// ted
module ted
(
	input         clk,				 
	input         reset,
	input  [15:0] addr_in,
	output [15:0] addr_out,
	input   [7:0] data_in,
	output  [7:0] data_out,
	input         rw,
	output        cpuclk,			 
	output  [6:0] color,				 
	output        csync,
	output reg    hsync,
	output reg    vsync,
	output reg    hblank,
	output reg    vblank_out,
	input         wide,
	output        ce_pix,
	output        irq,
	output        ba,
	output reg    cs_io,
	output reg    cs_ram,
	output reg    cs0,
	output reg    cs1,
	output reg    aec,
	output  [4:0] snd,
	output        pal,
	input   [7:0] k,
	input   [1:0] tvmode,
	output        cpuenable			 
);
export LEC_CHECK = 0
export CAP_MARGIN = 20
export CORE_MARGIN = 2
export CORE_UTILIZATION = 72
export CTS_CLUSTER_SIZE = 45
export PLACE_DENSITY = 0.64
export SETUP_SLACK_MARGIN = 0.66
export SLEW_MARGIN = 20
create_clock -name core_clock -period 3.35 [get_ports {clk}]
run.sh (not shown) runs the stock make flow with config.mk's settings and CLKGATE_MAP_FILE=.
The first run passed the timing, design-rule and antenna checks.
Then changed:
CORE_UTILIZATION = 40   (was 72)
CTS_CLUSTER_SIZE = not set   (was 45)
PLACE_DENSITY = not set   (was 0.64)
SETUP_SLACK_MARGIN = -0.32   (was 0.66)
clock period = 5.95 ns   (was 3.35 ns; I/O delays follow)
=>
- global-route usage drops by 23 points
- die area climbs by well over a third
- flip-flop count stays the same
- non-clock buffer count drops by 220
- critical path depth drops by 1
- design area drops slightly
- combinational power drops by well over a third
Then changed:
ABC_AREA = 1   (was not set)
CORE_ASPECT_RATIO = 1.5   (was not set)
CTS_CLUSTER_SIZE = 73   (was not set)
SETUP_SLACK_MARGIN = not set   (was -0.32)
clock period = 10.0 ns   (was 5.95 ns; I/O delays follow)
Worst setup slack is better by 2.5 ns.
Core utilization decreases by 0.81 points.
Final area shrinks by 1.5%.
Non-clock buffer count is lower by 35.
Register-to-register slack gets better by 3.0 ns.
Synthesized area is about the same.
Die size hardly moves.
Synthesized cell count rose by 8.7%.
Wire length grows by 9.0%.
Then changed:
CAP_MARGIN = 35   (was 20)
CORE_MARGIN = 3   (was 2)
CORE_UTILIZATION = 65   (was 40)
HOLD_SLACK_MARGIN = 0.22   (was not set)
MAX_ROUTING_LAYER = met4   (was not set)
Effect:
- sequential cell count does not change
- via count came out higher by 4.0%
- count of clock-buffer cells in the layout came out lower by 21
- cell area came out lower by 1.9%
- cell count came out lower by 7.9%
Then changed:
ABC_AREA = not set   (was 1)
CAP_MARGIN = 20   (was 35)
CORE_ASPECT_RATIO = not set   (was 1.5)
CORE_MARGIN = 2   (was 3)
CORE_UTILIZATION = 59   (was 65)
CTS_CLUSTER_SIZE = not set   (was 73)
HOLD_SLACK_MARGIN = not set   (was 0.22)
MAX_ROUTING_LAYER = not set   (was met4)
clock period = 5.27 ns   (was 10.0 ns; I/O delays follow)
Effect: Combinational power climbs by about 50%. Core utilization goes down by 6.3 points. Sequential power came out higher by about 90%. Clock skew went down by 0.031 ns. Non-clock buffer count goes up by 47. Sequential share of layout area drops by 0.62 points. Global-route usage decreases by 7.6 points. Power grows by about 100%. Die size climbs by about 9%.

* * *

## try-delta
Starting RTL as in the previous note.
make LEC_CHECK=0 CAP_MARGIN=40 CELL_PAD_IN_SITES_DETAIL_PLACEMENT=2 CORE_MARGIN=2 CORE_UTILIZATION=61 CTS_CLUSTER_DIAMETER=358 GPL_ROUTABILITY_DRIVEN=1 MAX_ROUTING_LAYER=met5 PLACE_DENSITY=0.45 SETUP_SLACK_MARGIN=0.85 SLEW_MARGIN=20 finish   # period 6.91 ns
Seen in the log of try-delta: DPL-0033 during detailed placement (3_5_place_dp), after which the run never completed.
Changes in try-pepper relative to try-delta:
# try-delta
export LEC_CHECK = 0
export CAP_MARGIN = 40
export CELL_PAD_IN_SITES_DETAIL_PLACEMENT = 2
export CORE_MARGIN = 2
export CORE_UTILIZATION = 61
export CTS_CLUSTER_DIAMETER = 358
export GPL_ROUTABILITY_DRIVEN = 1
export MAX_ROUTING_LAYER = met5
export PLACE_DENSITY = 0.45
export SETUP_SLACK_MARGIN = 0.85
export SLEW_MARGIN = 20
create_clock -name core_clock -period 6.91 [get_ports {clk}]
# try-pepper
export LEC_CHECK = 0
export CAP_MARGIN = 20
export CORE_MARGIN = 2
export CORE_UTILIZATION = 40
export SLEW_MARGIN = 20
create_clock -name core_clock -period 3.5 [get_ports {clk}]
==> results <==
- Having completed the whole flow, try-pepper delivered a layout that passed the timing, design-rule and antenna checks.
- Diff try-delta..try-pepper | synthesized-area fraction occupied by ao, oa, aoi and oai cells | unchanged
- The die size in try-pepper sits 52% above the value recorded for try-delta.
- Number of instances in the synthesized netlist: try-pepper vs try-delta identical
- The core box area of try-pepper exceeds that of try-delta by about 50%.
- Diff try-delta -> try-pepper | overall die width | increase of about 23%
- On number of nets at floorplan, try-delta tracks try-pepper almost exactly.
- [try-pepper vs try-delta] number of rows in the core area: higher in try-pepper
Input changes introduced in try-nickel (baseline for comparison: try-pepper):
# try-pepper
export LEC_CHECK = 0
export CAP_MARGIN = 20
export CORE_MARGIN = 2
export CORE_UTILIZATION = 40
export SLEW_MARGIN = 20
create_clock -name core_clock -period 3.5 [get_ports {clk}]
# try-nickel
export LEC_CHECK = 0
export CAP_MARGIN = 20
export CORE_MARGIN = 2
export CORE_UTILIZATION = 72
export CTS_CLUSTER_SIZE = 49
export SETUP_SLACK_MARGIN = 0.58
export SLEW_MARGIN = 20
create_clock -name core_clock -period 3.31 [get_ports {clk}]
Findings:
The combinational gate count on try-pepper is in line with that on try-nickel. From try-pepper to try-nickel the numbers moved as follows: period utilization moved down, tally of clock buffers in the finished layout moved down, post-cts gate resize count moved up. try-nickel vs. try-pepper: clock latency on the worst-skew pair closely matched the old numbers; share of the final layout cell area in sequential cells picked up an extra 0.40 points; die size lower; wire length up 8.2 mm. Pin count of the biggest net entering global routing (try-nickel vs. try-pepper) increases by more than a quarter. Between try-pepper and try-nickel, the area reported by Yosys stat does not differ in any meaningful way.
## Diff of input files: try-indigo against try-nickel
# try-nickel
export LEC_CHECK = 0
export CAP_MARGIN = 20
export CORE_MARGIN = 2
export CORE_UTILIZATION = 72
export CTS_CLUSTER_SIZE = 49
export SETUP_SLACK_MARGIN = 0.58
export SLEW_MARGIN = 20
create_clock -name core_clock -period 3.31 [get_ports {clk}]
# try-indigo
export LEC_CHECK = 0
export CAP_MARGIN = 0
export CORE_MARGIN = 2
export CORE_UTILIZATION = 70
export CTS_CLUSTER_SIZE = 43
export SETUP_SLACK_MARGIN = 0.64
export SLEW_MARGIN = 20
create_clock -name core_clock -period 3.31 [get_ports {clk}]
==> results <==
try-indigo ran to completion and came out clean on the timing, design-rule and antenna checks.
try-indigo: cell depth of the worst setup path is 1 lower than what try-nickel reported.
Taking try-nickel as the reference, in try-indigo placed instance count saw little to no change; global-route met1 utilization went down; worst stage delay on the critical path -0.02 ns; hold slack now larger; wire length on met2 saw a decrease.
Power is estimated from default activity; no workload was simulated.
